==> flow/design.v <==
`default_nettype none
module fpu_16 (
    input logic [15:0] a,
    input logic [15:0] b_ori,
    input logic [3:0] sel,
    output logic [15:0] y
);
    logic [4:0] max_exp; 
    logic [4:0] min_exp; 
    logic a_nan, b_nan, a_inf, b_inf, a_0, b_0;
    logic [15:0] g, s;
    logic [14:0] ext_g_mantisa, ext_s_mantisa, ext_y_mantisa, ext_y_mantisa_nor;
    logic [11:0] ext_y_mantisa_round;
    logic over_underflow;
    logic [4:0] y_exp_nor;
    logic [4:0] a_exp_c, b_exp_c, y_exp_c, y_exp_c_nor, y_exp_c_round;
    logic a_exp_neg, b_exp_neg, y_exp_neg, y_exp_neg_nor, y_exp_neg_round, sticky;
    logic [21:0] temp_product, product_nor;
    logic [11:0] product_round;
    logic [9:0] y_product_mantisa;
    logic [15:0] b;
    assign b = (sel == 4'b0010)? {~b_ori[15], b_ori[14:0]} : {b_ori[15], b_ori[14:0]};
    assign max_exp = 5'b11110;
    assign min_exp = 5'b00001;
    assign a_nan = (a[14:10]==5'b11111 && a[9:0]!=10'd0);
    assign b_nan = (b[14:10]==5'b11111 && b[9:0]!=10'd0);
    assign a_inf = (a[14:10]==5'b11111 && a[9:0]==10'd0);
    assign b_inf = (b[14:10]==5'b11111 && b[9:0]==10'd0);
    assign a_0 = (a[14:10]==5'd0);
    assign b_0 = (b[14:10]==5'd0);
    always_comb begin
        g = 'd0;
        s = 'd0;
        ext_g_mantisa = 'd0;
        ext_s_mantisa = 'd0;
        ext_y_mantisa = 'd0;
        ext_y_mantisa_nor = 'd0;
        ext_y_mantisa_round = 'd0;
        over_underflow = 'd0;
        y_exp_nor = 'd0;
        a_exp_c = 'd0;
        b_exp_c = 'd0;
        y_exp_c = 'd0;
        y_exp_c_nor = 'd0;
        y_exp_c_round = 'd0;
        a_exp_neg = 'd0;
        b_exp_neg = 'd0;
        y_exp_neg = 'd0;
        y_exp_neg_nor = 'd0;
        y_exp_neg_round = 'd0;
        sticky = 'd0;
        temp_product = 'd0;
        product_nor = 'd0;
        product_round = 'd0;
        y_product_mantisa = 'd0;
        y = 'd0;
        if (a_nan || b_nan) y = 16'hFFFF;
        else if (a_inf&&b_inf&&(a[15]!=b[15])&&sel[1:0]>'d0) y = 16'hFFFF;
        else if (a_inf && sel[1:0]>'d0) y = a;
        else if (b_inf && sel[1:0]>'d0) y = b;
        else if ((a_inf || b_inf) && sel[3:2]>'d0 && a[15]==b[15]) y = 16'b0111110000000000;
        else if ((a_inf || b_inf) && sel[3:2]>'d0 && a[15]!=b[15]) y = 16'b1111110000000000;
        else if (a_0 && b_0 && sel[1:0]>'d0) y = 16'd0;
        else if (a_0 && sel[1:0]>='b01) y = b;
        else if (a_0 && sel[3:2]>'d0) y = 16'd0;
        else if (b_0 && sel[1:0]=='b01) y = a;
        else if (b_0 && sel[1:0]=='b10) y = {~a[15], a[14:0]};
        else if (b_0 && sel[3:2]>'d0) y = 16'd0;
        else if (a[15]!=b[15]&&a[14:0]==b[14:0]&& sel[1:0]>'d0) y = 'd0;
        else if (sel[1:0]>'d0) begin
            if (a[14:10]==b[14:10]) begin
                if (a[9:0] > b[9:0]) begin
                    g = a;
                    s = b;
                end
                else begin
                    g = b;
                    s = a;
                end
                ext_g_mantisa = {2'b01,g[9:0],3'b000};
                ext_s_mantisa = {2'b01,s[9:0],3'b000};
                if (g[15]!=s[15]) ext_y_mantisa = ext_g_mantisa-ext_s_mantisa;
                else ext_y_mantisa = ext_g_mantisa+ext_s_mantisa;
            end
            else begin
                if (a[14:10] > b[14:10]) begin
                    g = a;
                    s = b;
                end
                else begin
                    g = b;
                    s = a;
                end
                ext_g_mantisa = {2'b01,g[9:0],3'b000};
                ext_s_mantisa[14:1]={2'b01,s[9:0],2'b00}>>(g[14:10]-s[14:10]);
                if (g[14:10]-s[14:10] == 5'd1) ext_s_mantisa[0] = 0;
                else if (g[14:10]-s[14:10] == 'd2) ext_s_mantisa[0] = 0;
                else if (g[14:10]-s[14:10] == 'd3 && s[0]>1'd0) 
                        ext_s_mantisa[0] = 1;
                else if (g[14:10]-s[14:10] == 'd4 && s[1:0]>2'd0) 
                        ext_s_mantisa[0] = 1;
                else if (g[14:10]-s[14:10] == 'd5 && s[2:0]>3'd0) 
                        ext_s_mantisa[0] = 1;
                else if (g[14:10]-s[14:10] == 'd6 && s[3:0]>4'd0) 
                        ext_s_mantisa[0] = 1;
                else if (g[14:10]-s[14:10] == 'd7 && s[4:0]>5'd0) 
                        ext_s_mantisa[0] = 1;
                else if (g[14:10]-s[14:10] == 'd8 && s[5:0]>6'd0) 
                        ext_s_mantisa[0] = 1;
                else if (g[14:10]-s[14:10] == 'd9 && s[6:0]>7'd0) 
                        ext_s_mantisa[0] = 1;
                else if (g[14:10]-s[14:10] == 'd10 && s[7:0]>'d0) 
                        ext_s_mantisa[0] = 1;
                else if (g[14:10]-s[14:10] > 'd10) ext_s_mantisa[0] = 1;
                else ext_s_mantisa[0] = 0;
                if (g[15]!=s[15]) ext_y_mantisa = ext_g_mantisa-ext_s_mantisa;
                else ext_y_mantisa = ext_g_mantisa+ext_s_mantisa;
            end
            if (ext_y_mantisa[14]==1) begin
                if (g[14:10] < max_exp) begin
                    over_underflow = 0;
                    y_exp_nor = g[14:10]+1;
                    ext_y_mantisa_nor[14:1] = ext_y_mantisa[14:1] >> 1;
                    ext_y_mantisa_nor[0]=ext_y_mantisa[1]|ext_y_mantisa[0];
                end
                else begin
                    over_underflow = 1;
                    y[15] = g[15];
                    y[14:10] = 5'b11111;
                    y[9:0] = 10'd0;
                end
            end
            else if (ext_y_mantisa[13]==1) begin
                over_underflow = 0;
                y_exp_nor = g[14:10];
                ext_y_mantisa_nor = ext_y_mantisa;
            end
            else if (ext_y_mantisa[12]==1) begin
                if (g[14:10] > min_exp) begin
                    over_underflow = 0;
                    y_exp_nor = g[14:10]-'d1;
                    ext_y_mantisa_nor = ext_y_mantisa <<< 'd1;
                end
                else begin
                    over_underflow = 1;
                    y[15] = g[15];
                    y[14:0] = 'd0;
                end
            end
            else if (ext_y_mantisa[11]==1) begin
                if (g[14:10] > min_exp+'d1) begin
                    over_underflow = 0;
                    y_exp_nor = g[14:10]-'d2;
                    ext_y_mantisa_nor = ext_y_mantisa <<< 'd2;
                end
                else begin
                    over_underflow = 1;
                    y[15] = g[15];
                    y[14:0] = 'd0;
                end
            end
            else if (ext_y_mantisa[10]==1) begin
                if (g[14:10] > min_exp+'d2) begin
                    over_underflow = 0;
                    y_exp_nor = g[14:10]-'d3;
                    ext_y_mantisa_nor = ext_y_mantisa <<< 'd3;
                end
                else begin
                    over_underflow = 1;
                    y[15] = g[15];
                    y[14:0] = 'd0;
                end
            end
            else if (ext_y_mantisa[9]==1) begin
                if (g[14:10] > min_exp+'d3) begin
                    over_underflow = 0;
                    y_exp_nor = g[14:10]-'d4;
                    ext_y_mantisa_nor = ext_y_mantisa <<< 'd4;
                end
                else begin
                    over_underflow = 1;
                    y[15] = g[15];
                    y[14:0] = 'd0;
                end
            end
            else if (ext_y_mantisa[8]==1) begin
                if (g[14:10] > min_exp+'d4) begin
                    over_underflow = 0;
                    y_exp_nor = g[14:10]-'d5;
                    ext_y_mantisa_nor = ext_y_mantisa <<< 'd5;
                end
                else begin
                    over_underflow = 1;
                    y[15] = g[15];
                    y[14:0] = 'd0;
                end
            end
            else if (ext_y_mantisa[7]==1) begin
                if (g[14:10] > min_exp+'d5) begin
                    over_underflow = 0;
                    y_exp_nor = g[14:10]-'d6;
                    ext_y_mantisa_nor = ext_y_mantisa <<< 'd6;
                end
                else begin
                    over_underflow = 1;
                    y[15] = g[15];
                    y[14:0] = 'd0;
                end
            end
            else if (ext_y_mantisa[6]==1) begin
                if (g[14:10] > min_exp+'d6) begin
                    over_underflow = 0;
                    y_exp_nor = g[14:10]-'d7;
                    ext_y_mantisa_nor = ext_y_mantisa <<< 'd7;
                end
                else begin
                    over_underflow = 1;
                    y[15] = g[15];
                    y[14:0] = 'd0;
                end
            end
            else if (ext_y_mantisa[5]==1) begin
                if (g[14:10] > min_exp+'d7) begin
                    over_underflow = 0;
                    y_exp_nor = g[14:10]-'d8;
                    ext_y_mantisa_nor = ext_y_mantisa <<< 'd8;
                end
                else begin
                    over_underflow = 1;
                    y[15] = g[15];
                    y[14:0] = 'd0;
                end
            end
            else if (ext_y_mantisa[4]==1) begin
                if (g[14:10] > min_exp+'d8) begin
                    over_underflow = 0;
                    y_exp_nor = g[14:10]-'d9;
                    ext_y_mantisa_nor = ext_y_mantisa <<< 'd9;
                end
                else begin
                    over_underflow = 1;
                    y[15] = g[15];
                    y[14:0] = 'd0;
                end
            end
            else if (ext_y_mantisa[3]==1) begin
                if (g[14:10] > min_exp+'d9) begin
                    over_underflow = 0;
                    y_exp_nor = g[14:10]-'d10;
                    ext_y_mantisa_nor = ext_y_mantisa <<< 'd10;
                end
                else begin
                    over_underflow = 1;
                    y[15] = g[15];
                    y[14:0] = 'd0;
                end
            end
            else begin
                if (g[14:10] > min_exp+'d10) begin
                    over_underflow = 0;
                    y_exp_nor = g[14:10]-'d11;
                    ext_y_mantisa_nor = ext_y_mantisa <<< 'd11;
                end
                else begin
                    over_underflow = 1;
                    y[15] = g[15];
                    y[14:0] = 'd0;
                end
            end
            if (~over_underflow) begin
                if (ext_y_mantisa_nor[2:0] > 3'b100 || 
                    (ext_y_mantisa_nor[2:0] == 3'b100 && 
                    ext_y_mantisa_nor[3] == 1'b1)) begin
                    ext_y_mantisa_round = ext_y_mantisa_nor[14:3]+'d1;
                    if (ext_y_mantisa_round[11]==1) begin
                        if (y_exp_nor < max_exp) begin
                            y[15] = g[15];
                            y[14:10] = y_exp_nor+'d1;
                            y[9:0] = ext_y_mantisa_round[10:1];  
                        end
                        else begin
                            y[15] = g[15];
                            y[14:10] = 5'b11111;
                            y[9:0] = 10'd0;
                        end
                    end
                    else begin
                        y[15] = g[15];
                        y[14:10] = y_exp_nor;
                        y[9:0] = ext_y_mantisa_round[9:0];
                    end
                end
                else begin
                    ext_y_mantisa_round = ext_y_mantisa_nor[14:3];
                    y[15] = g[15];
                    y[14:10] = y_exp_nor;
                    y[9:0] = ext_y_mantisa_round[9:0];
                end
            end
        end
        else begin
            y[15] = (a[15]==b[15]) ? 0 : 1;
            if (a[14:10] < 5'd15 && b[14:10] < 5'd15) begin
                a_exp_neg = 1;
                b_exp_neg = 1;
                a_exp_c = 5'd15-a[14:10];
                b_exp_c = 5'd15-b[14:10];
            end
            else if (a[14:10] < 5'd15 && b[14:10] >= 5'd15) begin
                a_exp_neg = 1;
                b_exp_neg = 0;
                a_exp_c = 5'd15-a[14:10];
                b_exp_c = b[14:10]-5'd15;
            end
            else if (a[14:10] >= 5'd15 && b[14:10] < 5'd15) begin
                a_exp_neg = 0;
                b_exp_neg = 1;
                a_exp_c = a[14:10]-5'd15;
                b_exp_c = 5'd15-b[14:10];
            end
            else begin
                a_exp_neg = 0;
                b_exp_neg = 0;
                a_exp_c = a[14:10]-5'd15;
                b_exp_c = b[14:10]-5'd15;
            end
            if (a_exp_neg && b_exp_neg) begin
                y_exp_neg = 1;
                y_exp_c = a_exp_c+b_exp_c;
            end
            else if (a_exp_neg && ~b_exp_neg && b_exp_c >= a_exp_c) begin
                y_exp_neg = 0;
                y_exp_c = b_exp_c-a_exp_c;
            end
            else if (a_exp_neg && ~b_exp_neg && b_exp_c < a_exp_c) begin
                y_exp_neg = 1;
                y_exp_c = a_exp_c-b_exp_c;
            end
            else if (~a_exp_neg && b_exp_neg && a_exp_c >= b_exp_c) begin
                y_exp_neg = 0;
                y_exp_c = a_exp_c-b_exp_c;
            end
            else if (~a_exp_neg && b_exp_neg && a_exp_c < b_exp_c) begin
                y_exp_neg = 1;
                y_exp_c = b_exp_c-a_exp_c;
            end
            if (~a_exp_neg && ~b_exp_neg) begin
                y_exp_neg = 0;
                y_exp_c = a_exp_c+b_exp_c;
            end
            temp_product = {1'b1,a[9:0]}*{1'b1,b[9:0]};
            if (temp_product[21]==1'b1) begin
                product_nor = temp_product >> 1;
                if (y_exp_neg) y_exp_c_nor = y_exp_c-5'd1;
                else y_exp_c_nor = y_exp_c+5'd1;
                if (y_exp_c_nor == 5'd0) y_exp_neg_nor = 0;
                else y_exp_neg_nor = y_exp_neg;
            end
            else begin
                product_nor = temp_product;
                y_exp_c_nor = y_exp_c;
                y_exp_neg_nor = y_exp_neg;
            end
            sticky = (temp_product[7:0]>=8'd1) ? 1 : 0;
            if ({product_nor[9:8],sticky} > 3'b100 ||
                ({product_nor[9:8],sticky}==3'b100 &&
                 product_nor[12] == 1)) begin
                product_round = product_nor[21:10]+1;
                if (product_round[11]==1) begin
                    y_product_mantisa = product_round[10:1];
                    if (y_exp_neg_nor) y_exp_c_round = y_exp_c_nor-5'd1;
                    else y_exp_c_nor = y_exp_c-5'd1;
                    if (y_exp_c_round == 5'd0) y_exp_neg_round = 0;
                    else y_exp_neg_round = y_exp_neg_nor;
                end
                else begin
                    y_product_mantisa = product_round[9:0];
                    y_exp_c_round = y_exp_c_nor;
                    y_exp_neg_round = y_exp_neg_nor;
                end
            end
            else begin
                product_round = product_nor[21:10];
                y_product_mantisa = product_round[9:0];
                y_exp_c_round = y_exp_c_nor;
                y_exp_neg_round = y_exp_neg_nor;
            end
            if (y_exp_neg_round && y_exp_c_round > 5'd14) begin
                y[14:0] = 15'd0;
            end
            else if (y_exp_neg_round && y_exp_c_round <= 5'd14) begin
                y[14:10] = 5'd15 - y_exp_c_round;
                y[9:0] = y_product_mantisa;
            end
            else if (~y_exp_neg_round && y_exp_c_round > (max_exp-5'd15))begin
                y[14:10] = 5'b11111;
                y[9:0] = 10'd0;
            end
            else begin
                y[14:10] = y_exp_c_round+5'd15;
                y[9:0] = y_product_mantisa;
            end
        end
    end
endmodule : fpu_16
module input_16(
    input logic clock, reset,
    input logic [9:0] data_in,
    output logic [15:0] num1, num2,
    output logic [3:0] op,
    output logic start
);
    logic count;
    always_ff @(posedge clock or posedge reset) begin
        if (reset) begin
            num1 <= 'd0;
            num2 <= 'd0;
            op <= 'd0;
            start <= 0;
            count <= 'd0;
        end
        else if (data_in[1:0] == 2'b01) begin
            if (count == 0) begin
                num1[7:0] <= data_in[9:2];
                count <= 1;
            end
            else begin
                num1[15:8] <= data_in[9:2];
                count <= 0;
            end
        end
        else if (data_in[1:0] == 2'b10) begin
            if (count == 0) begin
                num2[7:0] <= data_in[9:2];
                count <= 1;
            end
            else begin
                num2[15:8] <= data_in[9:2];
                count <= 0;
            end
        end
        else if (data_in[1:0] == 2'b11) begin
            op <= data_in[5:2];
            start <= 'd1;
        end
        else if (start)
            start <= 0;
    end
endmodule: input_16
module output_16(
    input logic clock, reset,
    input logic [15:0] ans,
    input logic done_calc,
    output logic [9:0] data_out
);
    logic count;
    always_ff @(posedge clock or posedge reset) begin
        if (reset) begin
            data_out <= 'd0;
            count <= 0;
        end
        else if (done_calc) begin
            data_out[9:2] <= ans[15:8];
            data_out[1:0] <= 2'b11;
            count <= 1;
        end
        else if (count) begin
            data_out[9:2] <= ans[7:0];
            data_out[1:0] <= 2'b11;
            count <= 0;
        end
        else
            data_out <= 'd0;
    end
endmodule: output_16
module top(
    input logic clock, reset,
    input logic [9:0] inp,
    output logic [9:0] out
);
    logic [15:0] a, b, y;
    logic [3:0] sel;
    logic signal;
    input_16 in1(.clock, .reset, .data_in(inp), .num1(a), .num2(b), .op(sel), .start(signal));
    fpu_16 calc(.a, .b_ori(b), .sel, .y);
    output_16 out1(.clock, .reset, .ans(y), .done_calc(signal), .data_out(out));
endmodule
==> flow/run.sh <==
#!/bin/bash
# the make line also repeats each setting of config.mk as NAME=value (left out here)
make -C /OpenROAD-flow-scripts/flow DESIGN_CONFIG=/design/flow/config.mk WORK_HOME=/design/flow/orfs CLKGATE_MAP_FILE= finish
==> flow/config.mk <==
export PLATFORM = sky130hd
export DESIGN_NAME = top
export DESIGN_NICKNAME = top
export VERILOG_FILES = /design/flow/design.v
export SDC_FILE = /design/flow/constraint.sdc
export NUM_CORES = 4
export LEC_CHECK = 0
export CAP_MARGIN = 20
export CELL_PAD_IN_SITES_DETAIL_PLACEMENT = 2
export CELL_PAD_IN_SITES_GLOBAL_PLACEMENT = 1
export CORE_MARGIN = 2
export CORE_UTILIZATION = 64
export GPL_ROUTABILITY_DRIVEN = 0
export MAX_ROUTING_LAYER = met5
export MIN_ROUTING_LAYER = met2
export PLACE_DENSITY = 0.75
export SETUP_SLACK_MARGIN = 0.19
export SLEW_MARGIN = 0
==> flow/constraint.sdc <==
create_clock -name core_clock -period 10.5 [get_ports {clock}]
set_input_delay 2.1000 -clock core_clock [delete_from_list [all_inputs] [get_ports {clock}]]
set_output_delay 2.1000 -clock core_clock [all_outputs]
set_load 0.01 [all_outputs]
==> results of run 1 <==
==> per-stage QoR <==
step | worst slack [ns] | cells | cell area, sq um | hold WS (ns)
3_3_place_gp | 0.683 | 2563 | 16900 | 0.516
2_1_floorplan | 1.59 | 2303 | 16500 | 0.469
==> metrics.csv, run 1 <==
stage,metric,value,unit
synth,fp_nets,2558,
synth,yosys.area.top_type,ha_1,
die,initCoreUtil,65.3,%
die,io_pins,22,
die,die_area,27100,sq um
outcome,stop_stage,detailed placement,
placed_design,io_buffers,21,
synth,synth_cells,2303,
synth,syn_area,16500,sq um
synth,async_reset_ff_share,100,%
synth,ys_sh_simple,26.4,%
synth,ff_type,dfrtp_1,
synth,ys_sh_xor,3.64,%
synth,top_cell,nand2_1,
synth,synth_adder_area_share,22.3,%
outcome,status,aborted with a tool error,
die,core-area,25300,sq um
synth,synth-edff-count,0,
die,die_w,165,um
synth,top_area_share,11.9,%
synth,synth.area.mux_share,4.09,%
outcome,error,[ERROR DPL-0033] detailed placement checks failed during check placement.,
synth,synth_cell_types,106,
synth,synth_seq_share,7.28,%
synth,synthAoiAreaFrac,28.7,%
die,num_rows,58,
synth,area_leaders,"ha_1 12%, fa_1 10%, dfrtp_1 7.3%, nand2_1 5.3%, nor2_1 5.1%",
synth,logic_family,AND-OR/OR-AND gates,
synth,yosysWarnings,3,
die,die_h,165,um
synth,synth_flops,48,
synth,yosysCellCount,2303,
synth,ys_area,16500,sq um
synth,top_cells_by_count,"235 x nand2_1, 226 x nor2_1, 175 x inv_1, 169 x a21oi_1, 157 x ha_1",
synth,synth.avg_cell_area,7.16,sq um
==> run 2, diff against run 1 <==
ABC_AREA = 0   (was not set)
CAP_MARGIN = 25   (was 20)
CELL_PAD_IN_SITES_DETAIL_PLACEMENT = 0   (was 2)
CELL_PAD_IN_SITES_GLOBAL_PLACEMENT = 0   (was 1)
CORE_UTILIZATION = 72   (was 64)
CTS_CLUSTER_DIAMETER = 55   (was not set)
CTS_CLUSTER_SIZE = 75   (was not set)
GPL_TIMING_DRIVEN = 1   (was not set)
HOLD_SLACK_MARGIN = -0.08   (was not set)
MAX_ROUTING_LAYER = not set   (was met5)
MIN_ROUTING_LAYER = met1   (was met2)
PLACE_DENSITY = not set   (was 0.75)
PLACE_DENSITY_LB_ADDON = 0.04   (was not set)
SETUP_SLACK_MARGIN = not set   (was 0.19)
SLEW_MARGIN = 10   (was 0)
TNS_END_PERCENT = 55   (was not set)
clock period = 7.83 ns   (was 10.5 ns; I/O delays follow)
==> metrics.csv, run 2 <==
stage,metric,value,unit,change
placed_design,hpwl,49300,um,
die,num_rows,55,,-5.2%
clocking,ctsHoldBuffers,0,,
die,core-area,22600,sq um,-11%
placed_design,dp_cells,2671,,
synth,top_area_share,11.9,%,unchanged
synth,logic_family,AND-OR/OR-AND gates,,
synth,async_reset_ff_share,100,%,unchanged
synth,ys_sh_simple,26.4,%,unchanged
outcome,stop_stage,global routing,,
global_routing,track_usage,74.2,%,
clocking,cts_buffers,5,,
synth,synth_seq_share,7.28,%,unchanged
synth,synthAoiAreaFrac,28.7,%,unchanged
synth,area_leaders,"ha_1 12%, fa_1 10%, dfrtp_1 7.3%, nand2_1 5.3%, nor2_1 5.1%",,
placed_design,io_buffers,21,,unchanged
synth,syn_area,16500,sq um,unchanged
die,initCoreUtil,73.1,%,+7.8 points
synth,synth_adder_area_share,22.3,%,unchanged
global_routing,overflow,4,,
synth,yosysCellCount,2303,,unchanged
outcome,status,aborted with a tool error,,
clocking,root_buffer,clkbuf_16,,
clocking,clock-sinks,48,,
synth,ys_sh_xor,3.64,%,unchanged
clocking,ctsLongestPathBuffers,2,,
synth,ff_type,dfrtp_1,,
synth,top_cell,nand2_1,,
outcome,error,[ERROR GRT-0232] Routing congestion too high. Check the congestion heatmap in the GUI.,,
synth,synth_cell_types,106,,unchanged
die,die_area,24100,sq um,-11%
synth,yosysWarnings,3,,unchanged
synth,yosys.area.top_type,ha_1,,
synth,ys_area,16500,sq um,unchanged
synth,synth-edff-count,0,,unchanged
synth,synth_flops,48,,unchanged
synth,synth.area.mux_share,4.09,%,unchanged
synth,fp_nets,2558,,unchanged
die,io_pins,22,,unchanged
synth,synth.avg_cell_area,7.16,sq um,unchanged
die,die_h,155,um,-5.6%
synth,synth_cells,2303,,unchanged
placed_design,place_area,18200,sq um,
clocking,htreeDepth,2,,
synth,top_cells_by_count,"235 x nand2_1, 226 x nor2_1, 175 x inv_1, 169 x a21oi_1, 157 x ha_1",,
die,die_w,155,um,-5.6%
-- run 2: metal layers --
metal | track usage, % | GRT overflow
met5 | 32.3 | 0
met4 | 70.9 | 1
met3 | 56.4 | 0
met2 | 90.9 | 3
met1 | 76.3 | 0
-- run 2: metrics by stage --
stage	TNS, ns	hold WS (ns)	setup WS [ns]
detailed placement	-1.35	0.540	-0.373
global placement	-0.315	0.518	-0.201
floorplan	0	0.469	0.0136
CTS	0	0.563	0.000855
-- run 2: what timing repair did --
| item | in CTS |
|---|---|
| endpoints found under the setup margin | 8 |
| setup buffers | 0 |
| resized | 21 |
==> run 3, diff against run 2 <==
ABC_AREA = 1   (was 0)
CAP_MARGIN = 20   (was 25)
CELL_PAD_IN_SITES_DETAIL_PLACEMENT = not set   (was 0)
CELL_PAD_IN_SITES_GLOBAL_PLACEMENT = not set   (was 0)
CORE_UTILIZATION = 46   (was 72)
CTS_CLUSTER_DIAMETER = 204   (was 55)
CTS_CLUSTER_SIZE = 100   (was 75)
GPL_ROUTABILITY_DRIVEN = not set   (was 0)
GPL_TIMING_DRIVEN = not set   (was 1)
HOLD_SLACK_MARGIN = not set   (was -0.08)
MIN_ROUTING_LAYER = not set   (was met1)
PLACE_DENSITY_LB_ADDON = not set   (was 0.04)
SETUP_SLACK_MARGIN = -0.4   (was not set)
SLEW_MARGIN = 20   (was 10)
TNS_END_PERCENT = not set   (was 55)
clock period = 8.0 ns   (was 7.83 ns; I/O delays follow)
==> metrics.csv, run 3 <==
stage,metric,value,unit,change
synth,synth-edff-count,0,,unchanged
worst_setup_path,path_delay_family,adder cells,,
clocking,ctsLongestPathBuffers,2,,unchanged
clocking,cts_buffers,5,,unchanged
worst_setup_path,cp_slowest_cell,fa_1,,
worst_setup_path,path_class,reg -> reg,,
synth,top_cells_by_count,"790 x nand2_1, 407 x inv_1, 183 x o21ai_0, 157 x ha_1, 156 x nor2_1",,
die,die_area,35500,sq um,+47%
worst_setup_path,r2r_setup_slack,-0.05,ns,
synth,area_leaders,"nand2_1 19%, ha_1 13%, fa_1 11%, inv_1 9.8%, dfrtp_1 7.7%",,
global_routing,grt_max_degree,49,,
placed_design,gp_congestion,0.944,,
synth,synth.avg_cell_area,6.02,sq um,-16%
die,num_rows,67,,+22%
worst_setup_path,cp_num_cells,51,,
synth,yosysWarnings,3,,unchanged
detailed_routing,drc,0,,
timing,slew_viol_final,0,,
worst_hold_path,hold_start,in1.num1[15]$_DFFE_PP0P_,,
synth,synth_adder_area_share,23.6,%,+1.2 points
synth,fp_nets,2855,,+12%
detailed_routing,antenna_left,0,,
placed_design,hpwl,44900,um,-9.0%
die,core-area,33500,sq um,+49%
global_routing,overflow,0,,
synth,synth_cell_types,70,,-34%
worst_setup_path,required,8.19,ns,
die,initCoreUtil,46.6,%,-26 points
timing,period_used_share,101,%,
clocking,clock-sinks,48,,unchanged
detailed_routing,drt-met1-wl,25100,um,
synth,ys_sh_xor,3.52,%,-0.12 points
detailed_routing,route.met3.wl,2990,um,
clocking,root_buffer,clkbuf_16,,
layout,area_growth,9.36,%,
worst_setup_path,reg2reg_depth,51,,
synth,synth_flops,48,,unchanged
global_routing,grt_antenna_before_repair,0,,
die,die_h,188,um,+21%
synth,synth.area.mux_share,0.0640,%,-4.0 points
synth,ys_area,15600,sq um,-5.2%
synth,async_reset_ff_share,100,%,unchanged
detailed_routing,routedWlPerCell,17.7,um,
clocking,clk_transition_reported_paths,0.07,ns,
detailed_routing,via_per_inst,5.48,,
clocking,clock_latency,0.30,ns,
run,warnings,80,,
timing,layout_setup_ws,-0.0473,ns,
worst_hold_path,hold-path-endpoint,in1.num1[15]$_DFFE_PP0P_,,
timing,finalHoldWorstSlack,0.529,ns,
die,die_w,188,um,+21%
worst_setup_path,crit_fanout,15,,
worst_setup_path,cp.arrival,8.23,ns,
worst_setup_path,path_buffers,8,,
timing,finClkSkew,0.00510,ns,
synth,top_cell,nand2_1,,
layout,n_fill_cell,3533,,
timing,finalHoldViolations,0,,
synth,logic_family,simple AND/OR/NAND/NOR gates,,
synth,synth_cells,2600,,+13%
clocking,ctsHoldBuffers,0,,unchanged
worst_setup_path,crit_start,in1.num1[5]$_DFFE_PP0P_,,
detailed_routing,route.met2.wl,25500,um,
synth,synth_seq_share,7.68,%,+0.40 points
timing,rsz0062_at_grt,yes,,
global_routing,grt_pass1_wl,88100,um,
timing,finalCriticalPeriod,8.05,ns,
outcome,violations,negative setup slack,,
synth,ys_sh_simple,35.3,%,+8.9 points
global_routing,first_global_vias,16176,,
detailed_routing,diodes,0,,
worst_setup_path,endpoint,out1.data_out[4]$_DFF_PP0_,,
worst_hold_path,hp-class,reg -> reg,,
synth,yosys.area.top_type,nand2_1,,
clocking,htreeDepth,2,,unchanged
layout,fin_nets,2907,,
worst_setup_path,reg2reg_from,in1.num1[5]$_DFFE_PP0P_,,
detailed_routing,via_count,16998,,
worst_setup_path,cp-end-kind,flop,,
outcome,status,failed layout checks,,
worst_setup_path,startpoint_type,flop,,
detailed_routing,maxUsedRoutingLayer,met4,,
worst_setup_path,cpPeakStageDelay,0.54,ns,
synth,yosysCellCount,2600,,+13%
detailed_routing,wl,54800,um,
worst_setup_path,reg2reg_to,out1.data_out[4]$_DFF_PP0_,,
placed_design,io_buffers,21,,unchanged
global_routing,track_usage,30.9,%,
timing,setup_violations,2,,
synth,syn_area,15600,sq um,-5.2%
detailed_routing,drt_iter0_drc,1436,,
run,max_cap_viol_count,0,,
timing,max_freq,124,MHz,
timing,worst_pin_slew,0.909,ns,
die,io_pins,22,,unchanged
synth,synthAoiAreaFrac,16.9,%,-12 points
timing,relSlewSlack,38.8,%,
synth,ff_type,dfrtp_1,,
synth,top_area_share,19.0,%,+7.1 points
detailed_routing,dr.pass1.iters,7,,
worst_setup_path,cpMostUsedCell,nand2_1,,
worst_hold_path,min_path_cells,2,,
clocking,cts_tree,done,,
run 3: metrics by stage:
stage	TNS [ns]	setup WS, ns	util, %	instance area, sq um	cells
2_1_floorplan	0	0.0557	-	15600	2600
3_3_place_gp	0	0.0257	50.2	16800	3089
3_5_place_dp	-0.545	-0.107	50.2	16800	3089
4_1_cts	-0.713	-0.139	50.6	17000	3097
5_1_grt	-4.20	-0.646	51.0	17100	3101
6_report	-0.0724	-0.0473	51.0	17100	3101
run 3: metal layers:
| layer | track usage [%] | vias up |
|---|---|---|
| li1 | - | 8385 |
| met1 | 43.1 | 7908 |
| met2 | 52.7 | 625 |
| met3 | 1.42 | 80 |
| met4 | 7.15 | 0 |
| met5 | 0 | - |
run 3: what timing repair did:
| action | in CTS | in global routing |
|---|---|---|
| hold endpoints to repair | 0 | 0 |
| buffers inserted | 0 | 4 |
| endpoints found under the setup margin | 0 | 8 |
| gates resized | 0 | 26 |
run 3: area by class of cell:
| cell class | count | area, sq um | area share, % |
|---|---|---|---|
| multi-input combinational | 2034 | 12500 | 73.0 |
| inverter | 433 | 1640 | 9.57 |
| sequential | 48 | 1200 | 7.04 |
| timing repair buffer | 130 | 1080 | 6.33 |
| tap | 448 | 561 | 3.28 |
| clock buffer | 7 | 133 | 0.775 |
| clock inverter | 1 | 8.76 | 0.0512 |
==> run 4, diff against run 3 <==
ABC_AREA = not set   (was 1)
CORE_UTILIZATION = 64   (was 46)
CTS_CLUSTER_DIAMETER = not set   (was 204)
CTS_CLUSTER_SIZE = not set   (was 100)
SETUP_SLACK_MARGIN = not set   (was -0.4)
clock period = 5.66 ns   (was 8.0 ns; I/O delays follow)
==> metrics.csv, run 4 <==
stage,metric,value,unit,change
die,num_rows,58,,-13%
placed_design,dp_cells,3207,,+3.8%
synth,synth.area.mux_share,4.09,%,+4.0 points
outcome,stop_stage,global routing,,
synth,fp_nets,2558,,-10%
synth,top_area_share,11.9,%,-7.1 points
placed_design,dp_slack,-2.45,ns,-2.35 ns
synth,yosysWarnings,3,,unchanged
placed_design,io_buffers,21,,unchanged
global_routing,track_usage,72.9,%,
synth,yosysCellCount,2303,,-11%
die,die_w,165,um,-13%
die,initCoreUtil,65.3,%,+19 points
synth,top_cell,nand2_1,,
synth,synth.avg_cell_area,7.16,sq um,+19%
synth,syn_area,16500,sq um,+5.5%
outcome,status,aborted with a tool error,,
synth,synth_seq_share,7.28,%,-0.40 points
clocking,root_buffer,clkbuf_16,,
synth,synth_adder_area_share,22.3,%,-1.2 points
die,core-area,25300,sq um,-25%
clocking,cts_buffers,5,,unchanged
synth,ys_sh_xor,3.64,%,+0.12 points
outcome,error,[ERROR GRT-0116] Global routing finished with congestion. Check the congestion regions in the DRC Viewer.,,
global_routing,overflow,106,,
synth,area_leaders,"ha_1 12%, fa_1 10%, dfrtp_1 7.3%, nand2_1 5.3%, nor2_1 5.1%",,
clocking,ctsLongestPathBuffers,2,,unchanged
synth,logic_family,AND-OR/OR-AND gates,,
placed_design,place_area,22100,sq um,+31%
die,die_h,165,um,-13%
clocking,clock-sinks,48,,unchanged
placed_design,hpwl,59600,um,+33%
synth,synth_cell_types,106,,+51%
synth,synth_flops,48,,unchanged
synth,top_cells_by_count,"235 x nand2_1, 226 x nor2_1, 175 x inv_1, 169 x a21oi_1, 157 x ha_1",,
synth,yosys.area.top_type,ha_1,,
synth,synth_cells,2303,,-11%
synth,ys_sh_simple,26.4,%,-8.9 points
clocking,htreeDepth,2,,unchanged
die,io_pins,22,,unchanged
die,die_area,27100,sq um,-24%
synth,synthAoiAreaFrac,28.7,%,+12 points
synth,ff_type,dfrtp_1,,
synth,ys_area,16500,sq um,+5.5%
placed_design,gp_congestion,1.18,,+25%
synth,synth-edff-count,0,,unchanged
synth,async_reset_ff_share,100,%,unchanged
-- run 4: layer usage --
layer | global-route usage (%) | overflow
met1 | 73.6 | 1
met2 | 92.9 | 55
met3 | 51.4 | 2
met4 | 75.3 | 47
met5 | 16.1 | 1
-- run 4: what timing repair did --
item                                    4_1_cts
endpoints found under the setup margin        8
gates resized                               106
hold buffers                                  0
pin swaps                                    60
buffers inserted                             40
gates cloned                                  2
-- run 4: per-stage QoR --
step	hold slack [ns]	utilization, %
CTS	0.576	91.2
detailed placement	0.557	87.4
global placement	0.526	87.4
floorplan	0.469	-
==> run 5, diff against run 4 <==
CORE_UTILIZATION = 66   (was 64)
SETUP_SLACK_MARGIN = -0.44   (was not set)
clock period = 7.88 ns   (was 5.66 ns; I/O delays follow)
==> metrics.csv, run 5 <==
stage,metric,value,unit,change
detailed_routing,via_count,20409,,
worst_hold_path,hp-class,reg -> reg,,
timing,finalHoldViolations,0,,
worst_hold_path,min_path_cells,1,,
timing,layout_setup_ws,-0.150,ns,
timing,tns,-0.483,ns,
worst_setup_path,startpoint_type,flop,,
clocking,clock-sinks,48,,unchanged
worst_setup_path,path_buffers,4,,
worst_hold_path,hold-path-endpoint,in1.op[3]$_DFFE_PP0P_,,
synth,async_reset_ff_share,100,%,unchanged
timing,finClkSkew,0.0123,ns,
global_routing,first_global_vias,19649,,
timing,max_freq,125,MHz,
synth,yosys.area.top_type,ha_1,,
detailed_routing,drc,0,,
detailed_routing,antenna_left,0,,
synth,ys_area,16500,sq um,unchanged
synth,synth-edff-count,0,,unchanged
timing,worst_pin_slew,1.09,ns,
run,max_cap_viol_count,0,,
synth,synth_flops,48,,unchanged
detailed_routing,dr.pass1.iters,9,,
placed_design,io_buffers,21,,unchanged
synth,top_cells_by_count,"235 x nand2_1, 226 x nor2_1, 175 x inv_1, 169 x a21oi_1, 157 x ha_1",,
timing,finalCriticalPeriod,8.03,ns,
placed_design,hpwl,52600,um,-12%
layout,instances_no_fill,2842,,
detailed_routing,via_per_inst,7.18,,
synth,top_area_share,11.9,%,unchanged
placed_design,gp_congestion,1.08,,-8.3%
die,die_h,162,um,-1.5%
worst_setup_path,reg2reg_to,out1.data_out[3]$_DFF_PP0_,,
detailed_routing,drt_iter0_drc,3727,,
synth,synthAoiAreaFrac,28.7,%,unchanged
clocking,clk_transition_reported_paths,0.08,ns,
synth,logic_family,AND-OR/OR-AND gates,,
outcome,status,failed layout checks,,
die,num_rows,57,,-1.7%
die,core-area,24500,sq um,-3.1%
synth,fp_nets,2558,,unchanged
detailed_routing,wl,68100,um,
worst_hold_path,hold_start,in1.op[3]$_DFFE_PP0P_,,
clocking,clock_latency,0.31,ns,
synth,synth.avg_cell_area,7.16,sq um,unchanged
synth,synth_cells,2303,,unchanged
layout,area_growth,17.4,%,
synth,ff_type,dfrtp_1,,
worst_setup_path,required,8.04,ns,
synth,top_cell,nand2_1,,
outcome,violations,negative setup slack,,
global_routing,grt_max_degree,49,,
synth,synth_cell_types,106,,unchanged
die,die_w,162,um,-1.5%
worst_setup_path,path_delay_family,simple AND/OR/NAND/NOR gates,,
die,io_pins,22,,unchanged
synth,syn_area,16500,sq um,unchanged
detailed_routing,routedWlPerCell,24.0,um,
synth,ys_sh_xor,3.64,%,unchanged
worst_setup_path,reg2reg_depth,38,,
clocking,ctsLongestPathBuffers,2,,unchanged
worst_setup_path,cpPeakStageDelay,0.52,ns,
timing,slew_viol_final,0,,
timing,relSlewSlack,27.1,%,
clocking,ctsHoldBuffers,0,,unchanged
clocking,cts_tree,done,,
global_routing,track_usage,51.3,%,
synth,synth_adder_area_share,22.3,%,unchanged
worst_setup_path,crit_start,in1.num2[12]$_DFFE_PP0P_,,
global_routing,grt_pass1_wl,107000,um,
run,warnings,81,,
synth,synth.area.mux_share,4.09,%,unchanged
worst_setup_path,cp.arrival,8.19,ns,
worst_setup_path,crit_fanout,6,,
worst_setup_path,cp-end-kind,flop,,
worst_setup_path,reg2reg_from,in1.num2[12]$_DFFE_PP0P_,,
die,die_area,26300,sq um,-3.0%
clocking,cts_buffers,5,,unchanged
worst_setup_path,r2r_setup_slack,-0.15,ns,
synth,synth_seq_share,7.28,%,unchanged
synth,area_leaders,"ha_1 12%, fa_1 10%, dfrtp_1 7.3%, nand2_1 5.3%, nor2_1 5.1%",,
global_routing,grt_antenna_before_repair,2,,
synth,ys_sh_simple,26.4,%,unchanged
worst_setup_path,cp_num_cells,38,,
worst_setup_path,endpoint,out1.data_out[3]$_DFF_PP0_,,
layout,fin_nets,2771,,
placed_design,dp_cells,2828,,-12%
synth,yosysCellCount,2303,,unchanged
worst_setup_path,cpMostUsedCell,a21oi_1,,
timing,finalHoldWorstSlack,0.556,ns,
timing,period_used_share,102,%,
synth,yosysWarnings,3,,unchanged
worst_setup_path,cp_slowest_cell,or4_1,,
worst_setup_path,path_class,reg -> reg,,
timing,setup_violations,6,,
clocking,root_buffer,clkbuf_16,,
die,initCoreUtil,67.4,%,+2.1 points
global_routing,overflow,0,,
clocking,htreeDepth,2,,unchanged
layout,finish.utilization,79.2,%,
==> run 5: per-stage QoR <==
step                setup slack [ns]  instance area (sq um)
floorplan                     -0.407                  16500
global placement             -0.0769                  18900
detailed placement            -0.296                  18900
CTS                           -0.320                  19100
global route                  -0.508                  19400
finish                        -0.150                  19400
==> run 5: routing by layer <==
metal / global-route usage [%] / part of all wire (%) / up-vias
met2: 79.5 / 43 / 1835
met5: 0 / 0 / -
met4: 32.0 / 8.3 / 0
met1: 62.8 / 35 / 9283
met3: 15.2 / 14 / 526
li1: - / - / 8765
==> run 5: area by class of cell <==
class	count	area [sq um]
Antenna cell	1	2.50
Clock buffer	5	125
Clock inverter	3	42.5
Fill cell	1749	5090
Inverter	183	693
Multi-Input combinational cell	1938	14300
Sequential cell	48	1210
Tap cell	324	405
Timing Repair Buffer	340	2610
==> run 5: timing repair <==
item	4_1_cts	5_1_grt
buffers inserted	0	6
endpoints found under the setup margin	0	8
gates resized	0	51
==> run 6, diff against run 5 <==
CAP_MARGIN = 35   (was 20)
CORE_UTILIZATION = 45   (was 66)
CTS_CLUSTER_DIAMETER = 156   (was not set)
GPL_TIMING_DRIVEN = 0   (was not set)
MAX_ROUTING_LAYER = met5   (was not set)
MIN_ROUTING_LAYER = met1   (was not set)
PLACE_DENSITY_LB_ADDON = 0.23   (was not set)
SETUP_SLACK_MARGIN = 0.85   (was -0.44)
clock period = 4.66 ns   (was 7.88 ns; I/O delays follow)
==> metrics.csv, run 6 <==
stage,metric,value,unit,change
outcome,status,failed layout checks,,
outcome,violations,negative setup slack,,
worst_setup_path,cp_num_cells,26,,-32%
synth,synth_cell_types,106,,unchanged
clocking,htreeDepth,2,,unchanged
detailed_routing,routedWlPerCell,25.4,um,+6.1%
detailed_routing,diodes,0,,-1
clocking,cts_tree,done,,
placed_design,hpwl,56900,um,+8.1%
clocking,root_buffer,clkbuf_16,,
detailed_routing,antenna_left,0,,unchanged
die,die_area,38200,sq um,+45%
synth,yosysWarnings,3,,unchanged
worst_setup_path,crit_fanout,13,,+7
placed_design,gp_congestion,0.982,,-9.1%
clocking,clock-sinks,48,,unchanged
detailed_routing,maxUsedRoutingLayer,met5,,
worst_setup_path,required,4.82,ns,-3.22 ns
detailed_routing,via_count,20014,,-1.9%
worst_hold_path,hp-class,reg -> reg,,
clocking,clock_latency,0.30,ns,about the same
global_routing,overflow,0,,unchanged
timing,finalCriticalPeriod,8.23,ns,+0.201 ns
worst_hold_path,hold-path-endpoint,in1.op[3]$_DFFE_PP0P_,,
timing,max_freq,121,MHz,-2.4%
run,max_cap_viol_count,0,,unchanged
timing,finClkSkew,0.00555,ns,-0.00675 ns
detailed_routing,via_per_inst,6.72,,-6.4%
placed_design,place_area,17800,sq um,-5.8%
die,core-area,36300,sq um,+49%
placed_design,dp_cells,2797,,-1.1%
detailed_routing,route.met3.wl,8890,um,-7.7%
clocking,clk_transition_reported_paths,0.07,ns,about the same
clocking,cts_buffers,5,,unchanged
synth,area_leaders,"ha_1 12%, fa_1 10%, dfrtp_1 7.3%, nand2_1 5.3%, nor2_1 5.1%",,
synth,async_reset_ff_share,100,%,unchanged
global_routing,track_usage,38.7,%,-13 points
synth,synth_cells,2303,,unchanged
synth,syn_area,16500,sq um,unchanged
worst_setup_path,crit_start,in1.num2[1]$_DFFE_PP0P_,,
worst_setup_path,path_class,reg -> reg,,
worst_setup_path,reg2reg_from,in1.num2[1]$_DFFE_PP0P_,,
timing,slew_viol_final,0,,unchanged
timing,rsz0062_at_grt,yes,,
global_routing,grt_antenna_before_repair,1,,-1
synth,synthAoiAreaFrac,28.7,%,unchanged
worst_setup_path,reg2reg_depth,26,,-32%
synth,ys_sh_simple,26.4,%,unchanged
die,io_pins,22,,unchanged
worst_setup_path,path_delay_family,AND-OR/OR-AND gates,,
clocking,ctsLongestPathBuffers,2,,unchanged
layout,fin_area,21000,sq um,+8.3%
die,initCoreUtil,45.4,%,-22 points
worst_setup_path,cp-end-kind,flop,,
synth,ys_area,16500,sq um,unchanged
timing,relSlewSlack,33.2,%,+6.1 points
worst_setup_path,reg2reg_to,out1.data_out[8]$_DFF_PP0_,,
timing,worst_pin_slew,0.999,ns,-0.0929 ns
worst_setup_path,path_buffers,5,,+1
placed_design,io_buffers,21,,unchanged
synth,yosysCellCount,2303,,unchanged
synth,synth-edff-count,0,,unchanged
layout,finish.utilization,57.7,%,-21 points
worst_setup_path,cpPeakStageDelay,0.65,ns,+0.13 ns
synth,synth_seq_share,7.28,%,unchanged
synth,top_cells_by_count,"235 x nand2_1, 226 x nor2_1, 175 x inv_1, 169 x a21oi_1, 157 x ha_1",,
synth,fp_nets,2558,,unchanged
detailed_routing,drc,0,,unchanged
layout,n_fill_cell,3439,,+97%
worst_hold_path,hold_start,in1.op[3]$_DFFE_PP0P_,,
global_routing,grt_max_degree,26,,-47%
worst_setup_path,cp.arrival,8.39,ns,+0.20 ns
synth,top_cell,nand2_1,,
timing,finalHoldViolations,0,,unchanged
run,warnings,82,,+1.2%
synth,synth_flops,48,,unchanged
synth,synth.avg_cell_area,7.16,sq um,unchanged
timing,finalHoldWorstSlack,0.548,ns,-0.00781 ns
timing,period_used_share,177,%,+75 points
synth,synth_adder_area_share,22.3,%,unchanged
detailed_routing,wl,75800,um,+11%
die,num_rows,70,,+23%
detailed_routing,dr.pass1.iters,6,,-3
synth,ys_sh_xor,3.64,%,unchanged
global_routing,grt_pass1_wl,115000,um,+7.0%
worst_setup_path,r2r_setup_slack,-3.57,ns,-3.42 ns
timing,setup_violations,8,,+2
worst_setup_path,cp_slowest_cell,dfrtp_1,,
die,die_w,195,um,+21%
timing,tns,-28.18,ns,-27.69 ns
detailed_routing,drt_iter0_drc,2434,,-35%
placed_design,dp_slack,-5.27,ns,-4.97 ns
synth,ff_type,dfrtp_1,,
layout,instances_no_fill,2979,,+4.8%
worst_setup_path,endpoint,out1.data_out[8]$_DFF_PP0_,,
detailed_routing,drt-met1-wl,31100,um,+31%
clocking,ctsHoldBuffers,0,,unchanged
synth,top_area_share,11.9,%,unchanged
synth,logic_family,AND-OR/OR-AND gates,,
worst_hold_path,min_path_cells,1,,unchanged
synth,yosys.area.top_type,ha_1,,
synth,synth.area.mux_share,4.09,%,unchanged
detailed_routing,route.met2.wl,32800,um,+13%
timing,layout_setup_ws,-3.57,ns,-3.42 ns
die,die_h,195,um,+21%
layout,fin_nets,2765,,-0.22%
worst_setup_path,startpoint_type,flop,,
layout,area_growth,27.2,%,
global_routing,first_global_vias,19184,,-2.4%
==> run 6: timing repair <==
item | CTS | global route
resized | 284 | 119
pin swaps | 102 | 76
gates cloned | 3 | 0
buffers inserted | 126 | 45
endpoints found under the setup margin | 8 | 8
==> run 6: final cells by class <==
class,count,area (sq um),share of cell area [%]
multi-input combinational,1938,15600,74.4
buffer,134,998,4.76
clock buffer,5,125,0.596
tap,468,586,2.79
clock inverter,3,68.8,0.328
timing repair buffer,200,1630,7.78
sequential,48,1220,5.83
inverter,183,728,3.47
==> run 6: routing by layer <==
layer / vias to the layer above / GRT usage (%)
met3: 228 / 9.38
met2: 1288 / 59.7
met4: 2 / 13.3
met5: - / 0
met1: 9713 / 52.7
li1: 8783 / -
==> run 7, diff against run 6 <==
CAP_MARGIN = 20   (was 35)
CORE_UTILIZATION = 40   (was 45)
CTS_CLUSTER_DIAMETER = not set   (was 156)
GPL_TIMING_DRIVEN = not set   (was 0)
MAX_ROUTING_LAYER = not set   (was met5)
MIN_ROUTING_LAYER = not set   (was met1)
PLACE_DENSITY_LB_ADDON = not set   (was 0.23)
SETUP_SLACK_MARGIN = not set   (was 0.85)
clock period = 8.0 ns   (was 4.66 ns; I/O delays follow)
==> metrics.csv, run 7 <==
stage,metric,value,unit,change
outcome,status,finished clean,,
die,core-area,40700,sq um,+12%
placed_design,hpwl,57600,um,+1.3%
worst_hold_path,hold-path-endpoint,in1.count$_DFFE_PP0N_,,
run,warnings,80,,-2.4%
worst_hold_path,hold_start,in1.count$_DFFE_PP0N_,,
synth,synth_adder_area_share,22.3,%,unchanged
detailed_routing,via_per_inst,6.29,,-6.3%
worst_setup_path,cp-end-kind,flop,,
die,die_w,207,um,+5.9%
synth,fp_nets,2558,,unchanged
detailed_routing,wl,72100,um,-4.9%
detailed_routing,drc,0,,unchanged
worst_setup_path,path_class,reg -> reg,,
worst_setup_path,path_buffers,12,,+7
synth,syn_area,16500,sq um,unchanged
worst_hold_path,min_path_cells,1,,unchanged
clocking,ctsLongestPathBuffers,2,,unchanged
synth,synth_cells,2303,,unchanged
worst_setup_path,endpoint,out1.data_out[3]$_DFF_PP0_,,
layout,logic_area,14900,sq um,-4.5%
timing,worst_pin_slew,1.01,ns,+0.0110 ns
worst_setup_path,reg2reg_depth,43,,+65%
clocking,clock-sinks,48,,unchanged
placed_design,gp_congestion,1.02,,+3.9%
global_routing,track_usage,32.0,%,-6.7 points
synth,synth-edff-count,0,,unchanged
clocking,htreeDepth,2,,unchanged
global_routing,grt_antenna_before_repair,0,,-1
detailed_routing,dr.pass1.iters,6,,unchanged
synth,ys_area,16500,sq um,unchanged
global_routing,grt_max_degree,49,,+88%
worst_setup_path,crit_start,in1.num2[12]$_DFFE_PP0P_,,
clocking,clock_latency,0.31,ns,about the same
synth,synthAoiAreaFrac,28.7,%,unchanged
timing,finClkSkew,0.0123,ns,+0.00670 ns
layout,instances_no_fill,3108,,+4.3%
clocking,cts_tree,done,,
worst_setup_path,cpPeakStageDelay,0.41,ns,-0.24 ns
worst_setup_path,r2r_setup_slack,0.27,ns,+3.84 ns
detailed_routing,antenna_left,0,,unchanged
worst_setup_path,path_delay_family,AND-OR/OR-AND gates,,
worst_setup_path,cpMostUsedCell,buf_4,,
synth,synth_flops,48,,unchanged
die,initCoreUtil,40.5,%,-4.9 points
detailed_routing,diodes,0,,unchanged
layout,n_fill_cell,4073,,+18%
synth,synth_seq_share,7.28,%,unchanged
worst_hold_path,hp-class,reg -> reg,,
timing,relSlewSlack,32.0,%,-1.2 points
synth,ff_type,dfrtp_1,,
timing,slew_viol_final,0,,unchanged
timing,max_freq,129,MHz,+6.5%
synth,yosysWarnings,3,,unchanged
synth,area_leaders,"ha_1 12%, fa_1 10%, dfrtp_1 7.3%, nand2_1 5.3%, nor2_1 5.1%",,
placed_design,dp_cells,3067,,+9.7%
timing,finalCriticalPeriod,7.73,ns,-0.500 ns
synth,synth.avg_cell_area,7.16,sq um,unchanged
synth,synth_cell_types,106,,unchanged
layout,fin_nets,2830,,+2.4%
worst_setup_path,crit_fanout,8,,-5
global_routing,overflow,0,,unchanged
clocking,cts_buffers,5,,unchanged
worst_setup_path,cp.arrival,7.91,ns,-0.48 ns
synth,synth.area.mux_share,4.09,%,unchanged
synth,async_reset_ff_share,100,%,unchanged
worst_setup_path,startpoint_type,flop,,
clocking,clk_transition_reported_paths,0.08,ns,about the same
clocking,root_buffer,clkbuf_16,,
synth,logic_family,AND-OR/OR-AND gates,,
placed_design,io_buffers,21,,unchanged
synth,yosysCellCount,2303,,unchanged
layout,finish.utilization,51.0,%,-6.7 points
synth,top_cell,nand2_1,,
die,num_rows,74,,+5.7%
worst_setup_path,reg2reg_to,out1.data_out[3]$_DFF_PP0_,,
synth,ys_sh_xor,3.64,%,unchanged
synth,ys_sh_simple,26.4,%,unchanged
synth,top_area_share,11.9,%,unchanged
worst_setup_path,required,8.18,ns,+3.36 ns
synth,yosys.area.top_type,ha_1,,
layout,ff_latch_area,1210,sq um,-1.1%
die,die_area,42900,sq um,+12%
run,max_cap_viol_count,0,,unchanged
timing,period_used_share,96.6,%,-80 points
detailed_routing,drt_iter0_drc,2079,,-15%
die,io_pins,22,,unchanged
worst_setup_path,reg2reg_from,in1.num2[12]$_DFFE_PP0P_,,
worst_setup_path,cp_slowest_cell,or3b_4,,
synth,top_cells_by_count,"235 x nand2_1, 226 x nor2_1, 175 x inv_1, 169 x a21oi_1, 157 x ha_1",,
timing,setup_violations,0,,-8
global_routing,grt_pass1_wl,109000,um,-4.7%
worst_setup_path,cp_num_cells,43,,+65%
global_routing,first_global_vias,18483,,-3.7%
detailed_routing,routedWlPerCell,23.2,um,-8.8%
detailed_routing,via_count,19560,,-2.3%
die,die_h,207,um,+5.9%
layout,area_growth,26.0,%,
timing,finalHoldViolations,0,,unchanged
==> run 7: layout make-up <==
class	instances	share of cell area [%]
timing repair buffer	398	15.0
sequential	48	5.82
clock buffer	6	0.668
multi-input combinational	1939	71.8
tap	532	3.20
clock inverter	2	0.187
inverter	183	3.35
==> run 7: repair_timing <==
action / 4_1_cts / 5_1_grt
setup buffers: 3 / 29
pin swaps: 2 / 62
hold buffers: 0 / 0
endpoints found under the setup margin: 8 / 8
gates cloned: 0 / 1
resized: 16 / 171
==> run 7: per-stage QoR <==
step / cell area [sq um] / hold WS (ns) / setup TNS [ns] / worst slack, ns
6_report: 20800 / 0.556 / 0 / 0.269
5_1_grt: 20800 / 0.568 / -0.139 / -0.0652
4_1_cts: 19800 / 0.545 / 0 / 0.00521
3_5_place_dp: 19500 / 0.536 / -2.06 / -0.394
3_3_place_gp: 19500 / 0.530 / -0.817 / -0.239
2_1_floorplan: 16600 / 0.469 / -0.0242 / -0.0242
==> run 7: routing by layer <==
metal	track usage [%]	routed length, um
met1	46.2	31900
met2	49.9	32000
met3	4.23	5850
met4	8.65	2310
met5	0	0
==> run 8, diff against run 7 <==
CORE_UTILIZATION = 66   (was 40)
SETUP_SLACK_MARGIN = -0.43   (was not set)
TNS_END_PERCENT = 5   (was not set)
clock period = 5.59 ns   (was 8.0 ns; I/O delays follow)
==> metrics.csv, run 8 <==
stage,metric,value,unit,change
outcome,status,aborted with a tool error,,
outcome,stop_stage,global routing,,
outcome,error,[ERROR GRT-0116] Global routing finished with congestion. Check the congestion regions in the DRC Viewer.,,
clocking,cts_buffers,5,,unchanged
synth,area_leaders,"ha_1 12%, fa_1 10%, dfrtp_1 7.3%, nand2_1 5.3%, nor2_1 5.1%",,
clocking,ctsHoldBuffers,0,,unchanged
die,initCoreUtil,67.4,%,+27 points
die,die_area,26300,sq um,-39%
placed_design,dp_slack,-2.49,ns,-2.10 ns
clocking,root_buffer,clkbuf_16,,
clocking,ctsLongestPathBuffers,2,,unchanged
global_routing,track_usage,76.7,%,
synth,top_area_share,11.9,%,unchanged
die,num_rows,57,,-23%
synth,fp_nets,2558,,unchanged
synth,synth_adder_area_share,22.3,%,unchanged
placed_design,io_buffers,21,,unchanged
die,core-area,24500,sq um,-40%
synth,synthAoiAreaFrac,28.7,%,unchanged
synth,ys_area,16500,sq um,unchanged
synth,syn_area,16500,sq um,unchanged
synth,synth.area.mux_share,4.09,%,unchanged
synth,synth_flops,48,,unchanged
clocking,clock-sinks,48,,unchanged
die,die_w,162,um,-22%
synth,yosysCellCount,2303,,unchanged
die,io_pins,22,,unchanged
clocking,htreeDepth,2,,unchanged
synth,ys_sh_simple,26.4,%,unchanged
synth,synth_seq_share,7.28,%,unchanged
synth,logic_family,AND-OR/OR-AND gates,,
placed_design,gp_congestion,1.18,,+15%
synth,synth_cell_types,106,,unchanged
synth,yosysWarnings,3,,unchanged
synth,synth_cells,2303,,unchanged
placed_design,hpwl,60800,um,+5.5%
synth,top_cell,nand2_1,,
synth,top_cells_by_count,"235 x nand2_1, 226 x nor2_1, 175 x inv_1, 169 x a21oi_1, 157 x ha_1",,
synth,synth.avg_cell_area,7.16,sq um,unchanged
die,die_h,162,um,-22%
global_routing,overflow,109,,
synth,ys_sh_xor,3.64,%,unchanged
synth,synth-edff-count,0,,unchanged
synth,yosys.area.top_type,ha_1,,
synth,ff_type,dfrtp_1,,
synth,async_reset_ff_share,100,%,unchanged
## run 8: through the flow
step           instance area [sq um]  std cells
2_1_floorplan                  16800       2303
3_3_place_gp                   21900       3196
3_5_place_dp                   21900       3196
4_1_cts                        22400       3206
## run 8: what timing repair did
item / in CTS
resized: 63
endpoints found under the setup margin: 8
buffers inserted: 3
pin swaps: 20
## run 8: layer usage
| metal | GRT usage (%) | GRT overflow |
|---|---|---|
| met5 | 22.5 | 0 |
| met4 | 75.7 | 46 |
| met3 | 58.5 | 1 |
| met2 | 95.8 | 62 |
| met1 | 77.4 | 0 |
==> run 9, diff against run 8 <==
ABC_AREA = 1   (was not set)
CORE_MARGIN = 4   (was 2)
CORE_UTILIZATION = 47   (was 66)
CTS_CLUSTER_DIAMETER = 204   (was not set)
CTS_CLUSTER_SIZE = 100   (was not set)
SETUP_SLACK_MARGIN = -0.04   (was -0.43)
TNS_END_PERCENT = 40   (was 5)
clock period = 8.0 ns   (was 5.59 ns; I/O delays follow)
==> metrics.csv, run 9 <==
stage,metric,value,unit,change
outcome,status,failed layout checks,,
worst_setup_path,reg2reg_to,out1.data_out[2]$_DFF_PP0_,,
worst_setup_path,cp-end-kind,flop,,
timing,setup_violations,6,,
clocking,clock-sinks,48,,unchanged
clocking,htreeDepth,2,,unchanged
detailed_routing,antenna_left,0,,
worst_setup_path,required,8.18,ns,
detailed_routing,via_count,17223,,
detailed_routing,dr.pass1.iters,5,,
synth,yosysWarnings,3,,unchanged
worst_setup_path,cpMostUsedCell,nand2_1,,
synth,synth_seq_share,7.68,%,+0.40 points
worst_setup_path,path_delay_family,adder cells,,
outcome,violations,negative setup slack,,
global_routing,grt_max_degree,49,,
worst_setup_path,r2r_setup_slack,-0.06,ns,
die,num_rows,66,,+16%
worst_hold_path,hold-path-endpoint,in1.num2[15]$_DFFE_PP0P_,,
synth,synth_flops,48,,unchanged
detailed_routing,drt_iter0_drc,1285,,
worst_setup_path,reg2reg_from,in1.num1[7]$_DFFE_PP0P_,,
synth,synth_cell_types,70,,-34%
die,die_h,190,um,+17%
synth,yosys.area.top_type,nand2_1,,
synth,ys_sh_xor,3.52,%,-0.12 points
synth,ff_type,dfrtp_1,,
worst_hold_path,min_path_cells,2,,
synth,synth-edff-count,0,,unchanged
worst_setup_path,cp.arrival,8.24,ns,
worst_setup_path,path_buffers,8,,
worst_setup_path,cp_slowest_cell,fa_1,,
placed_design,hpwl,46000,um,-24%
synth,ys_area,15600,sq um,-5.2%
die,core-area,32700,sq um,+34%
timing,slew_viol_final,0,,
worst_setup_path,endpoint,out1.data_out[2]$_DFF_PP0_,,
global_routing,grt_antenna_before_repair,0,,
clocking,clock_latency,0.30,ns,
placed_design,io_buffers,21,,unchanged
worst_setup_path,cp_num_cells,43,,
synth,top_area_share,19.0,%,+7.1 points
clocking,root_buffer,clkbuf_16,,
timing,rsz0062_at_grt,yes,,
worst_setup_path,reg2reg_depth,43,,
worst_hold_path,hold_start,in1.num2[15]$_DFFE_PP0P_,,
layout,instances_no_fill,3122,,
global_routing,overflow,0,,
synth,synth_cells,2600,,+13%
die,die_w,190,um,+17%
layout,area_growth,11.6,%,
global_routing,first_global_vias,16549,,
clocking,clk_transition_reported_paths,0.07,ns,
synth,synth_adder_area_share,23.6,%,+1.2 points
detailed_routing,diodes,0,,
die,die_area,36300,sq um,+38%
clocking,ctsHoldBuffers,0,,unchanged
clocking,cts_tree,done,,
timing,finalCriticalPeriod,8.06,ns,
synth,area_leaders,"nand2_1 19%, ha_1 13%, fa_1 11%, inv_1 9.8%, dfrtp_1 7.7%",,
die,initCoreUtil,47.8,%,-20 points
worst_hold_path,hp-class,reg -> reg,,
worst_setup_path,crit_fanout,13,,
synth,fp_nets,2855,,+12%
synth,top_cells_by_count,"790 x nand2_1, 407 x inv_1, 183 x o21ai_0, 157 x ha_1, 156 x nor2_1",,
synth,synth.avg_cell_area,6.02,sq um,-16%
timing,finalHoldViolations,0,,
synth,synth.area.mux_share,0.0640,%,-4.0 points
synth,synthAoiAreaFrac,16.9,%,-12 points
worst_setup_path,crit_start,in1.num1[7]$_DFFE_PP0P_,,
worst_setup_path,startpoint_type,flop,,
detailed_routing,wl,57200,um,
timing,relSlewSlack,31.2,%,
global_routing,grt_pass1_wl,90500,um,
timing,max_freq,124,MHz,
worst_setup_path,path_class,reg -> reg,,
placed_design,dp_slack,-0.188,ns,+2.31 ns
detailed_routing,routedWlPerCell,18.3,um,
synth,top_cell,nand2_1,,
detailed_routing,drc,0,,
run,max_cap_viol_count,0,,
placed_design,place_area,16800,sq um,-23%
timing,layout_setup_ws,-0.0639,ns,
worst_setup_path,cpPeakStageDelay,0.56,ns,
placed_design,dp_cells,3081,,-3.6%
detailed_routing,via_per_inst,5.52,,
timing,worst_pin_slew,1.02,ns,
synth,syn_area,15600,sq um,-5.2%
timing,tns,-0.185,ns,
layout,fin_area,17500,sq um,
global_routing,track_usage,31.0,%,
synth,yosysCellCount,2600,,+13%
clocking,ctsLongestPathBuffers,2,,unchanged
timing,period_used_share,101,%,
timing,finClkSkew,0.00570,ns,
placed_design,gp_congestion,0.957,,-19%
run,warnings,80,,
clocking,cts_buffers,5,,unchanged
synth,ys_sh_simple,35.3,%,+8.9 points
layout,fin_nets,2935,,
synth,async_reset_ff_share,100,%,unchanged
synth,logic_family,simple AND/OR/NAND/NOR gates,,
die,io_pins,22,,unchanged
==> run 9: final cells by class <==
type	count	area (sq um)
inverter	433	1640
fill	3466	15200
sequential	48	1210
clock buffer	7	153
multi-input combinational	2034	12600
tap	442	553
timing repair buffer	158	1260
==> run 9: metal layers <==
layer	part of all wire, %	GRT usage, %	up-vias	routed length [um]
met5	0	0	-	0
met4	4.1	10.7	0	2330
met3	6.9	4.12	112	3950
met2	44	49.4	654	25400
met1	45	43.5	8018	25500
li1	-	-	8439	-
==> run 9: timing repair <==
| item | CTS | global route |
|---|---|---|
| pin swaps | 10 | 35 |
| setup buffers | 18 | 16 |
| hold endpoints to repair | 0 | 0 |
| resized | 12 | 66 |
| setup endpoints to repair | 8 | 8 |
==> run 9: through the flow <==
| stage | utilization [%] | hold slack, ns |
|---|---|---|
| after floorplan | - | 0.352 |
| after global placement | 51.3 | 0.492 |
| after detailed placement | 51.3 | 0.511 |
| after CTS | 52.3 | 0.528 |
| after global routing | 53.4 | 0.577 |
| final | 53.4 | 0.524 |
